==> v10 <==
==> flow/design.v (excerpt) <==
module cpu 
	(output wire [7:0] address,
	 output wire [7:0] to_memory,
	 output wire write,
	 input wire [7:0] from_memory, 
     input wire clk, reset);
clock: 3.06 ns
lec_check: 0
abc_area: 1
cap_margin: 20
core_aspect_ratio: 0.92
core_margin: 2
core_utilization: 72
cts_cluster_size: 15
place_density: 0.41
setup_slack_margin: 0.79
slew_margin: 20
run.sh (not shown) runs the stock make flow with config.mk's settings and CLKGATE_MAP_FILE=.
==> inputs of v39, as changes to v10 <==
CORE_ASPECT_RATIO = default   (was 0.92)
CORE_UTILIZATION = 62   (was 72)
CTS_CLUSTER_DIAMETER = 393   (was default)
CTS_CLUSTER_SIZE = 94   (was 15)
PLACE_DENSITY = 0.38   (was 0.41)
SETUP_SLACK_MARGIN = default   (was 0.79)
==> flow/constraint.sdc (replaced) <==
create_clock -name core_clock -period 5.16 [get_ports {clk}]
set_input_delay 1.0320 -clock core_clock [delete_from_list [all_inputs] [get_ports {clk}]]
set_output_delay 1.0320 -clock core_clock [all_outputs]
set_load 0.01 [all_outputs]
==> inputs of v34, as changes to v10 <==
ABC_AREA = default   (was 1)
CAP_MARGIN = 30   (was 20)
CORE_ASPECT_RATIO = default   (was 0.92)
CORE_UTILIZATION = 56   (was 72)
CTS_CLUSTER_SIZE = default   (was 15)
PLACE_DENSITY = default   (was 0.41)
SETUP_SLACK_MARGIN = default   (was 0.79)
==> flow/constraint.sdc (replaced) <==
create_clock -name core_clock -period 8.0 [get_ports {clk}]
set_input_delay 1.6000 -clock core_clock [delete_from_list [all_inputs] [get_ports {clk}]]
set_output_delay 1.6000 -clock core_clock [all_outputs]
set_load 0.01 [all_outputs]
==> results_slide.txt <==
Implementation Results

Run status
  – Outcome: did not finish
  – Failed at: global routing (5_1_grt)
  – First error line in the log: [ERROR GRT-0232] Routing congestion too high. Check the congestion heatmap in the GUI.

GRT
  – GR Util met2: 115.3%

Logic synthesis
  – Adder-cell share of the synthesized area: under 10%
  – Area fraction in xor and xnor cells: 3.549%
  – Distinct cell type count of the synthesized netlist: 46
  – Fraction of synthesized area in multiplexers: 0%
  – Aoi/oai-family share of the synthesized area: 13.77%
  – Main logic family: simple AND/OR/NAND/NOR gates

Place
  – Placed cell areas: approximately 6300 sq um

Floorplanning
  – Share of the core filled by cells before placement: 74.86%
(the above is from v10)
==> results_slide.txt <==
Flow Results at a Glance

Run status
  – Outcome: complete, no violations

Floorplanning
  – Share of the core filled by cells before placement: about 57%

Logic synthesis
  – Aoi/oai-family share of the synthesized area: 29.60%
  – Yosys synthesis warning count: 3
  – Adder-cell share of the synthesized area: about 8.3%
  – Fraction of synthesis flops using an asynchronous set or reset pin: about 100%
  – Area fraction in xor and xnor cells: approximately 3.5%
  – Main logic family: AND-OR/OR-AND gates
  – Fraction of synthesized area in multiplexers: around 5.9%

Place
  – Setup slack at placement: a little over 3 ns
  – Placed cell areas: roughly 6400 sq um

GRT
  – GR Util met2: approximately 60%
(the above is from v34)
==> results_slide.txt <==
Flow Results at a Glance

Floorplanning
  – Share of the core filled by cells before placement: 64.10%

Logic synthesis
  – Fraction of synthesized area in multiplexers: 0%
  – Aoi/oai-family share of the synthesized area: between 10% and 20%
  – Main logic family: simple AND/OR/NAND/NOR gates
  – Area fraction in xor and xnor cells: roughly 3.5%
  – Adder-cell share of the synthesized area: a little under 9%
  – Distinct cell type count of the synthesized netlist: 46

GRT
  – GR Util met2: about 64%

Run status
  – Outcome: complete, no violations

Place
  – Placed cell areas: around 6300 sq um

Finish
  – Number of filler cells placed in the layout: 778
(the above is from v39)

==> v35 <==
Starting RTL as in the previous note.
clock: 8.0 ns
lec_check: 0
abc_area: 1
cap_margin: 10
cell_pad_in_sites_global_placement: 1
core_aspect_ratio: 0.61
core_margin: 2
core_utilization: 22
cts_cluster_diameter: 216
cts_cluster_size: 11
gpl_routability_driven: 1
gpl_timing_driven: 1
min_routing_layer: met2
place_density_lb_addon: 0.11
setup_slack_margin: 1.0
slew_margin: 20
==> v26: changes against v35 <==
==> flow/config.mk (replaced) <==
export PLATFORM = sky130hd
export DESIGN_NAME = cpu
export DESIGN_NICKNAME = cpu
export VERILOG_FILES = /design/flow/design.v
export SDC_FILE = /design/flow/constraint.sdc
export NUM_CORES = 4
export LEC_CHECK = 0
export CAP_MARGIN = 20
export CORE_ASPECT_RATIO = 0.5
export CORE_MARGIN = 2
export CORE_UTILIZATION = 47
export CTS_CLUSTER_DIAMETER = 339
export CTS_CLUSTER_SIZE = 98
export PLACE_DENSITY = 0.39
export SETUP_SLACK_MARGIN = 1.88
export SLEW_MARGIN = 15
export TNS_END_PERCENT = 15
==> comparison table <==
Run status: v26 timing/DRC/antenna clean; v35 failed layout checks
Layout check failures: v26 -; v35 DRC
Period utilization: v26 0.685; v35 0.601
Proportion of power drawn by flip-flops and latches: v26 0.185; v35 0.171
Number of remaining DRC errors: v26 0; v35 6
First-pass GRT wire length: v26 35000 µm; v35 43200 µm
Number of cell instances after yosys synthesis: v26 816; v35 943
Count of cell instances traversed by the critical path: v26 8; v35 9
Worst setup skew after layout: v26 0.00942 ns; v35 0.0147 ns
Highest metal layer with signal wires: v26 met4; v35 met5
Largest vdd supply drop: v26 266 µV; v35 162 µV
Share of the core filled by cells before placement: v26 0.484; v35 0.226
Placed Cells incl. Taps: v26 961; v35 1314
Met2 GRT Util: v26 0.462; v35 0.286
Initial antenna violation count: v26 1; v35 0
Area of the multi-input gates: v26 4510 µm²; v35 4050 µm²
Non-clock inverters: v26 36; v35 130
Data arrival time at the worst-slack endpoint: v26 3.88 ns; v35 3.21 ns
Fraction of cell area in non-clock buffers: v26 0.0456; v35 0.0436
Fraction of area in registers: v26 0.194; v35 0.190
Met1 track utilization from global routing: v26 0.490; v35 0
Slowest stage cell on the critical path: v26 sky130_fd_sc_hd__or4_1; v35 sky130_fd_sc_hd__dfrtp_1
Post-synthesis share of cell area spent on and-or and or-and gates: v26 0.296; v35 0.138
Number of nets in the finished design: v26 848; v35 1011
Time the final worst path needs with I/O delays and setup: v26 5.48 ns; v35 4.81 ns
Net switching power figure: v26 1.94 mW; v35 1.96 mW
First-pass iteration count of the detailed router: v26 5; v35 52
Power is estimated from default activity; no workload was simulated.
